==> run a: inputs <==
## pipelineProcessor
module pipelineProcessor(
	input clk,
	input reset,
	output [31:0]  inst_addr,
	input  [31:0]  instr,
	output [31:0]  data_addr,
	output  [31:0]  data_out,
	output        mem_read,
	output          mem_write,
	input  [31:0]  data_in
	);
	wire [31:0] instr_add_4;
	wire [31:0] aluAddresult;
	wire [31:0] IFIDinstr;
	wire [31:0] jumpMux1;
	wire pcSrc, jump, stall, ifFlush;
	InstructionFetch InstructionFetch (
	  .clk   (clk),
		.reset         (reset        ),
		.inst_addr     (inst_addr    ),
		.aluAddresult  (aluAddresult ),
		.instr_add_4   (instr_add_4  ),
		.pcSrc         (pcSrc        ),
		.hazardStall	(stall ),
		.jump         (jump),
		.jumpMux1     (jumpMux1));
	wire [31:0] IFIDinstr_add_4;
	IFIDPipeReg IFIDPipeReg (
		.reset            (reset           ),
		.instr_add_4      (instr_add_4     ),
		.IFIDinstr_add_4  (IFIDinstr_add_4 ),
		.instr            (instr           ),
		.IFIDinstr        (IFIDinstr       ),
		.ifFlush          (ifFlush         ),
		.stall            (stall           ),
		.clk              (clk             ));
	wire [1:0] aluopID;
	wire regdestID, jumpID, branchID, mem_readID, memtoregID, MemWriteHazard;
	wire alusrcID, RegWriteHazard;
	controlunit controlunit (
		.regdest   (regdestID  ),
		.jump      (jumpID     ),
		.branch    (branchID   ),
		.memread   (mem_readID  ),
		.memtoreg  (memtoregID ),
		.memwrite  (MemWriteHazard ),
		.alusrc    (alusrcID   ),
		.regwrite  (RegWriteHazard ),
		.aluop     (aluopID    ),
		.opcode    (IFIDinstr[31:26]   ));
	wire [31:0] readData1ID;
	wire [31:0] readData2ID;
	wire [31:0] signExtended;
	wire [4:0] writeReg;
	wire [31:0] writeData;
	wire regWrite;
	InstructionDecode InstructionDecode (
  ...
export LEC_CHECK = 0
export CAP_MARGIN = 20
export CORE_MARGIN = 2
export CORE_UTILIZATION = 66
export CTS_CLUSTER_SIZE = 58
export GPL_TIMING_DRIVEN = 1
export PLACE_DENSITY_LB_ADDON = 0.02
export SLEW_MARGIN = 15
create_clock -name core_clock -period 5.4 [get_ports {clk}]
run.sh (not shown) runs the stock make flow with config.mk's settings and CLKGATE_MAP_FILE=.
==> inputs of run b, as changes to run a <==
--- a/flow/config.mk
+++ b/flow/config.mk
@@ -8,6 +8,5 @@
 export CAP_MARGIN = 20
 export CORE_MARGIN = 2
-export CORE_UTILIZATION = 66
-export CTS_CLUSTER_SIZE = 58
+export CORE_UTILIZATION = 58
 export GPL_TIMING_DRIVEN = 1
 export PLACE_DENSITY_LB_ADDON = 0.02
==> flow/constraint.sdc (replaced) <==
create_clock -name core_clock -period 4.38 [get_ports {clk}]
set_input_delay 0.8760 -clock core_clock [delete_from_list [all_inputs] [get_ports {clk}]]
set_output_delay 0.8760 -clock core_clock [all_outputs]
set_load 0.01 [all_outputs]
==> summary of the runs <==
- Run b ran to the end with violations: setup timing. Run a finished but failed the layout checks on setup timing.
- Between run b and run a, the lower clock power is in run a (gap about 10%, measured against run a).
- Between run a and run b, the lower hold slack is in run b (gap 0.00066 ns).
- Of run b and run a, run b has the higher fmax (gap about 6%, measured against run a).
- Against run b, the cell count of run a is smaller by about 3.8%.
- Combinational power: run a is smaller than run b (20%).


==> inputs of run Y <==
pipelineProcessor again, from the RTL that the note above started with.
Design pipelineProcessor, start of the top module:
module pipelineProcessor(
	input clk,
	input reset,
	output [31:0]  inst_addr,
	input  [31:0]  instr,
	output [31:0]  data_addr,
	output  [31:0]  data_out,
	output        mem_read,
	output          mem_write,
	input  [31:0]  data_in
	);
	wire [31:0] instr_add_4;
	wire [31:0] aluAddresult;
	wire [31:0] IFIDinstr;
	wire [31:0] jumpMux1;
	wire pcSrc, jump, stall, ifFlush;
	InstructionFetch InstructionFetch (
	  .clk   (clk),
		.reset         (reset        ),
		.inst_addr     (inst_addr    ),
		.aluAddresult  (aluAddresult ),
		.instr_add_4   (instr_add_4  ),
		.pcSrc         (pcSrc        ),
		.hazardStall	(stall ),
		.jump         (jump),
		.jumpMux1     (jumpMux1));
	wire [31:0] IFIDinstr_add_4;
	IFIDPipeReg IFIDPipeReg (
		.reset            (reset           ),
		.instr_add_4      (instr_add_4     ),
		.IFIDinstr_add_4  (IFIDinstr_add_4 ),
		.instr            (instr           ),
		.IFIDinstr        (IFIDinstr       ),
		.ifFlush          (ifFlush         ),
		.stall            (stall           ),
		.clk              (clk             ));
	wire [1:0] aluopID;
	wire regdestID, jumpID, branchID, mem_readID, memtoregID, MemWriteHazard;
	wire alusrcID, RegWriteHazard;
	controlunit controlunit (
		.regdest   (regdestID  ),
		.jump      (jumpID     ),
		.branch    (branchID   ),
		.memread   (mem_readID  ),
		.memtoreg  (memtoregID ),
		.memwrite  (MemWriteHazard ),
		.alusrc    (alusrcID   ),
		.regwrite  (RegWriteHazard ),
		.aluop     (aluopID    ),
		.opcode    (IFIDinstr[31:26]   ));
	wire [31:0] readData1ID;
	wire [31:0] readData2ID;
	wire [31:0] signExtended;
	wire [4:0] writeReg;
	wire [31:0] writeData;
	wire regWrite;
	InstructionDecode InstructionDecode (
		.IFIDinstr        (IFIDinstr       ),
		.IFIDinstr_add_4  (IFIDinstr_add_4 ),
		.aluAddresult     (aluAddresult    ),
		.writeReg         (writeReg        ),
		.writeData        (writeData       ),
		.regWrite         (regWrite        ),
		.clk              (clk             ),
		.stall            (stall           ),
		.readData1        (readData1ID       ),
		.data_out         (readData2ID        ),
		.ifflush          (ifFlush         ),
		.pcSrc            (pcSrc           ),
		.signExtended     (signExtended    ),
		.jump 			  (jump)			,
		.aluAddB		  (jumpMux1));
  ...
==> flow/config.mk <==
export PLATFORM = sky130hd
export DESIGN_NAME = pipelineProcessor
export DESIGN_NICKNAME = pipelineProcessor
export VERILOG_FILES = /design/flow/design.v
export SDC_FILE = /design/flow/constraint.sdc
export NUM_CORES = 4
export LEC_CHECK = 0
export ABC_AREA = 0
export CAP_MARGIN = 20
export CELL_PAD_IN_SITES_GLOBAL_PLACEMENT = 2
export CORE_ASPECT_RATIO = 0.63
export CORE_MARGIN = 2
export CORE_UTILIZATION = 50
export CTS_CLUSTER_DIAMETER = 384
export CTS_CLUSTER_SIZE = 15
export GPL_ROUTABILITY_DRIVEN = 1
export GPL_TIMING_DRIVEN = 0
export HOLD_SLACK_MARGIN = 0.23
export MAX_ROUTING_LAYER = met4
export MIN_ROUTING_LAYER = met2
export PLACE_DENSITY = 0.82
export SLEW_MARGIN = 30
==> flow/constraint.sdc <==
create_clock -name core_clock -period 5.36 [get_ports {clk}]
set_input_delay 1.0720 -clock core_clock [delete_from_list [all_inputs] [get_ports {clk}]]
set_output_delay 1.0720 -clock core_clock [all_outputs]
set_load 0.01 [all_outputs]
==> run R (differences from run Y) <==
Settings changed: ABC_AREA 0 to default, CELL_PAD_IN_SITES_GLOBAL_PLACEMENT 2 to default, CORE_ASPECT_RATIO 0.63 to default, CORE_UTILIZATION 50 to 40, CTS_CLUSTER_DIAMETER 384 to default, CTS_CLUSTER_SIZE 15 to default, GPL_ROUTABILITY_DRIVEN 1 to default, GPL_TIMING_DRIVEN 0 to default, HOLD_SLACK_MARGIN 0.23 to default, MAX_ROUTING_LAYER met4 to default, MIN_ROUTING_LAYER met2 to default, PLACE_DENSITY 0.82 to 0.6, SLEW_MARGIN 30 to 20.
==> flow/constraint.sdc (replaced) <==
create_clock -name core_clock -period 7.73 [get_ports {clk}]
set_input_delay 1.5460 -clock core_clock [delete_from_list [all_inputs] [get_ports {clk}]]
set_output_delay 1.5460 -clock core_clock [all_outputs]
set_load 0.01 [all_outputs]
==> run A (differences from run Y) <==
Settings changed: ABC_AREA 0 to default, CELL_PAD_IN_SITES_GLOBAL_PLACEMENT 2 to default, CORE_ASPECT_RATIO 0.63 to default, CORE_UTILIZATION 50 to 70, CTS_CLUSTER_DIAMETER 384 to default, CTS_CLUSTER_SIZE 15 to 57, GPL_ROUTABILITY_DRIVEN 1 to default, GPL_TIMING_DRIVEN 0 to 1, HOLD_SLACK_MARGIN 0.23 to default, MAX_ROUTING_LAYER met4 to default, MIN_ROUTING_LAYER met2 to default, PLACE_DENSITY 0.82 to default, PLACE_DENSITY_LB_ADDON from default to 0.02, SLEW_MARGIN 30 to 15.
==> flow/constraint.sdc (replaced) <==
create_clock -name core_clock -period 5.09 [get_ports {clk}]
set_input_delay 1.0180 -clock core_clock [delete_from_list [all_inputs] [get_ports {clk}]]
set_output_delay 1.0180 -clock core_clock [all_outputs]
set_load 0.01 [all_outputs]
==> run M (differences from run Y) <==
Settings changed: ABC_AREA 0 to 1, CAP_MARGIN 20 to 35, CELL_PAD_IN_SITES_GLOBAL_PLACEMENT 2 to default, CORE_ASPECT_RATIO 0.63 to default, CORE_UTILIZATION 50 to 20, CTS_CLUSTER_DIAMETER 384 to default, CTS_CLUSTER_SIZE 15 to default, GPL_ROUTABILITY_DRIVEN 1 to default, GPL_TIMING_DRIVEN 0 to 1, HOLD_SLACK_MARGIN 0.23 to default, MAX_ROUTING_LAYER met4 to default, MIN_ROUTING_LAYER met2 to default, PLACE_DENSITY 0.82 to default, PLACE_DENSITY_LB_ADDON from default to 0.02, SLEW_MARGIN 30 to 15, TNS_END_PERCENT from default to 70.
==> flow/constraint.sdc (replaced) <==
create_clock -name core_clock -period 12.0 [get_ports {clk}]
set_input_delay 2.4000 -clock core_clock [delete_from_list [all_inputs] [get_ports {clk}]]
set_output_delay 2.4000 -clock core_clock [all_outputs]
set_load 0.01 [all_outputs]
==> notes <==
- Run A died in global routing (5_1_grt) with ODB-0269. Run R produced a clean layout. Run M completed without violations. Run Y stopped in global routing (5_1_grt) with GRT-0116.
- In run M the worst setup slack is higher than in run R, by 3.4 ns.
- Sequential cell count is the same in run R and run M.
- Against run M, the combinational power of run R is larger by 34%.
- Against run R, the non-clock buffer count of run M is higher by 25.
==> figures <==
item                                                                 run Y       run R       run M                     run A
Via density per instance                                                 -       6.164       4.822                         -
Non-Filler Cell Area, Final                                              -  77,700 µm²  84,470 µm²                         -
Number of standard cells reported by yosys                           4,544       4,544       7,782                     4,544
Total power after layout                                                 -    21.78 mW    15.88 mW                         -
Detailed-route DRC error count                                           -           0           0                         -
Inserted Diodes                                                          -           1          13                         -
Run status                                                  did not finish  timing/DRC/antenna clean  timing/DRC/antenna clean            did not finish
Failing step                                      global routing (5_1_grt)           -           -  global routing (5_1_grt)
Cell Rows                                                              107         151         218                       114
Number of logic inverters in the finished layout                         -         199         659                         -
Hold Crit Depth                                                          -           0           0                         -
Power figures rest on the tool's default switching activity, not on a simulated workload.
